Setup of build 44:
## layer
module layer #(
    parameter DATA_WIDTH = 8,                  
    parameter INPUT_SIZE = 28,                  
    parameter KERNEL_SIZE = 3,                
    parameter POOL_SIZE = 2,                    
    parameter STRIDE = 1,                          
    parameter ACTIVATION_TYPE = 1'b1,        
    parameter POOL_TYPE = 1'b1                     
)(
    input clk, global_rst, ce,
    input [DATA_WIDTH-1:0] myInput,
    input [KERNEL_SIZE*KERNEL_SIZE*DATA_WIDTH-1:0] weight,
    input [DATA_WIDTH-1:0] bias,
    output [DATA_WIDTH-1:0] data_out,
    output valid_op, 
    output end_op
);
Settings: LEC_CHECK=0, ABC_AREA=0, CAP_MARGIN=20, CELL_PAD_IN_SITES_GLOBAL_PLACEMENT=2, CORE_MARGIN=2, CORE_UTILIZATION=52, CTS_CLUSTER_SIZE=26, GPL_ROUTABILITY_DRIVEN=0, GPL_TIMING_DRIVEN=0, MAX_ROUTING_LAYER=met4, MIN_ROUTING_LAYER=met2, SETUP_SLACK_MARGIN=0.26, SLEW_MARGIN=20; clock period 3.41 ns.
run.sh (not shown) runs the stock make flow with config.mk's settings and CLKGATE_MAP_FILE=.
Build 44: flow complete, layout not clean; failing: setup timing
#### Input delta (build 60 over build 44)
- MAX_ROUTING_LAYER: met4 -> unset
- PLACE_DENSITY: unset -> 0.39
- CTS_CLUSTER_SIZE: 26 -> 10
- ABC_AREA: 0 -> 1
- GPL_TIMING_DRIVEN: 0 -> unset
- GPL_ROUTABILITY_DRIVEN: 0 -> unset
- MIN_ROUTING_LAYER: met2 -> unset
- CORE_UTILIZATION: 52 -> 72
- CELL_PAD_IN_SITES_GLOBAL_PLACEMENT: 2 -> unset
- SETUP_SLACK_MARGIN: 0.26 -> 0.32
- the clock period (ns, I/O delays scaled along): 3.41 -> 1.08
- Build 60 failed in global routing with DPL-0038.
- The layout from build 44, despite a flow that completed every stage, fails the layout checks, with the failing checks listed as setup timing.
- Looking at initial standard-cell utilization of the core, build 60 sits 20 points higher than build 44 does.
- Horizontal die size (build 44 / build 60): 1.15
- From build 44 to build 60 the numbers moved as follows: count of pins on the block boundary level, die footprint has decreased, chip area estimate from yosys synthesis went up.
- Total clock buffers created by CTS of build 60 exceeds that of build 44 by a few percent.
- Build 60 vs. build 44: post-cts gate resize count went up by about 150%.
The following lists how build 80 was set up differently from build 60:
- CTS_CLUSTER_SIZE changed from 10 to 40
- ABC_AREA removed (was 1)
- PLACE_DENSITY changed from 0.39 to 0.37
- SETUP_SLACK_MARGIN removed (was 0.32)
- the clock period (ns, I/O delays scaled along) changed from 1.08 to 3.43
--- outcome ---
- Of build 60 and build 80, build 80 shows the lower core area, with build 60 above it.
- Diff build 60 -> build 80: count of H-tree levels built during CTS now sits at about the same level; mean cell area of the mapped netlist now sits higher; gate count of the mapped netlist now sits lower.
- Comparing build 60 and build 80, the higher synthesis area per yosys was measured on build 60.
- Measured against build 80, the total placed cells including tap cells of build 60 comes out at 1.4 times the reference value.
- Build 60 did not make it past global routing, where a tool error ended it.
- Final checks on build 80, whose flow otherwise completed, came back failing, citing setup timing.
- Of build 60 and build 80, build 80 shows the lower final weighted congestion in routability-driven placement, with build 60 above it.
- Relative to build 60, the yosys cell count measured on build 80 has decreased by more than a quarter.
- Cmp build 60 and build 80 / area after synthesis / higher: build 60
The inputs of build 16 differ from those of build 80 as listed below.
- SETUP_SLACK_MARGIN now 0.3, previously not set
### Flow results
The flow completed for build 16, but it is not clean: the layout still shows setup timing. Nothing crashed in build 80 and all stages finished; the problem is that the final layout failed, the offending checks being setup timing. Compared with build 80, in build 16 wire length of the first global-routing pass +11%; final-layout clock-cell area share essentially unchanged; via count increased by about 10% relative to the old numbers. Build 16 vs. build 80: power went up by about 9%. Build 80 → build 16: last weighted congestion value of the routability-driven placer decreased by about 2.1% relative to the old numbers; layout overhead on the synthesized area increased by 2.5 points relative to the old numbers. Starting DRC count in detailed routing (build 16 vs. build 80) increases by more than half. On register-to-register setup slack, build 16 does worse than build 80. Compared with build 80, build 16 instantiates a larger number of standard cells.

---

## run 1
Starting RTL as in the previous note.
// layer
module layer #(
    parameter DATA_WIDTH = 8,                  
    parameter INPUT_SIZE = 28,                  
    parameter KERNEL_SIZE = 3,                
    parameter POOL_SIZE = 2,                    
    parameter STRIDE = 1,                          
    parameter ACTIVATION_TYPE = 1'b1,        
    parameter POOL_TYPE = 1'b1                     
)(
    input clk, global_rst, ce,
    input [DATA_WIDTH-1:0] myInput,
    input [KERNEL_SIZE*KERNEL_SIZE*DATA_WIDTH-1:0] weight,
    input [DATA_WIDTH-1:0] bias,
    output [DATA_WIDTH-1:0] data_out,
    output valid_op, 
    output end_op
);
make LEC_CHECK=0 ABC_AREA=0 CAP_MARGIN=20 CELL_PAD_IN_SITES_DETAIL_PLACEMENT=0 CELL_PAD_IN_SITES_GLOBAL_PLACEMENT=2 CORE_ASPECT_RATIO=1.88 CORE_MARGIN=6 CORE_UTILIZATION=21 CTS_CLUSTER_SIZE=44 GPL_TIMING_DRIVEN=1 HOLD_SLACK_MARGIN=0.3 MAX_ROUTING_LAYER=met5 MIN_ROUTING_LAYER=met1 PLACE_DENSITY_LB_ADDON=0.28 SETUP_SLACK_MARGIN=0.68 SLEW_MARGIN=25 TNS_END_PERCENT=30 finish   # period 3.28 ns
Completing all stages was not enough for run 1: its layout failed the final checks because of negative setup slack.
Inputs modified between run 1 and run 5:
Settings: a change of MAX_ROUTING_LAYER from met5 to met4; a change of ABC_AREA from 0 to 1.
Results
In run 5 the implementation completed, yet the final layout does not meet the checks, the culprit being negative setup slack. Comparing run 5 and run 1, multiplexer share of the synthesized area is higher on run 1. Post-route fraction of the period consumed by the critical path in run 5 vs run 1: up 3.4 points. [run 5] synthesis-to-finish area growth fell 2.2 points relative to run 1. Count of buffer and inverter cells on the critical path: run 5 vs run 1 up 3. Compared with run 1, routed wire length in run 5 increased by more than 10%. When run 5 is set beside run 1, its number of non-clock inverters in the layout turns out to be 784 larger. Summary of run 5 over run 1: total power decreased by about 2% relative to the old numbers; floorplan die area +5.0%; cell count went up by 1,574.
Power and IR drop assume default switching activity.
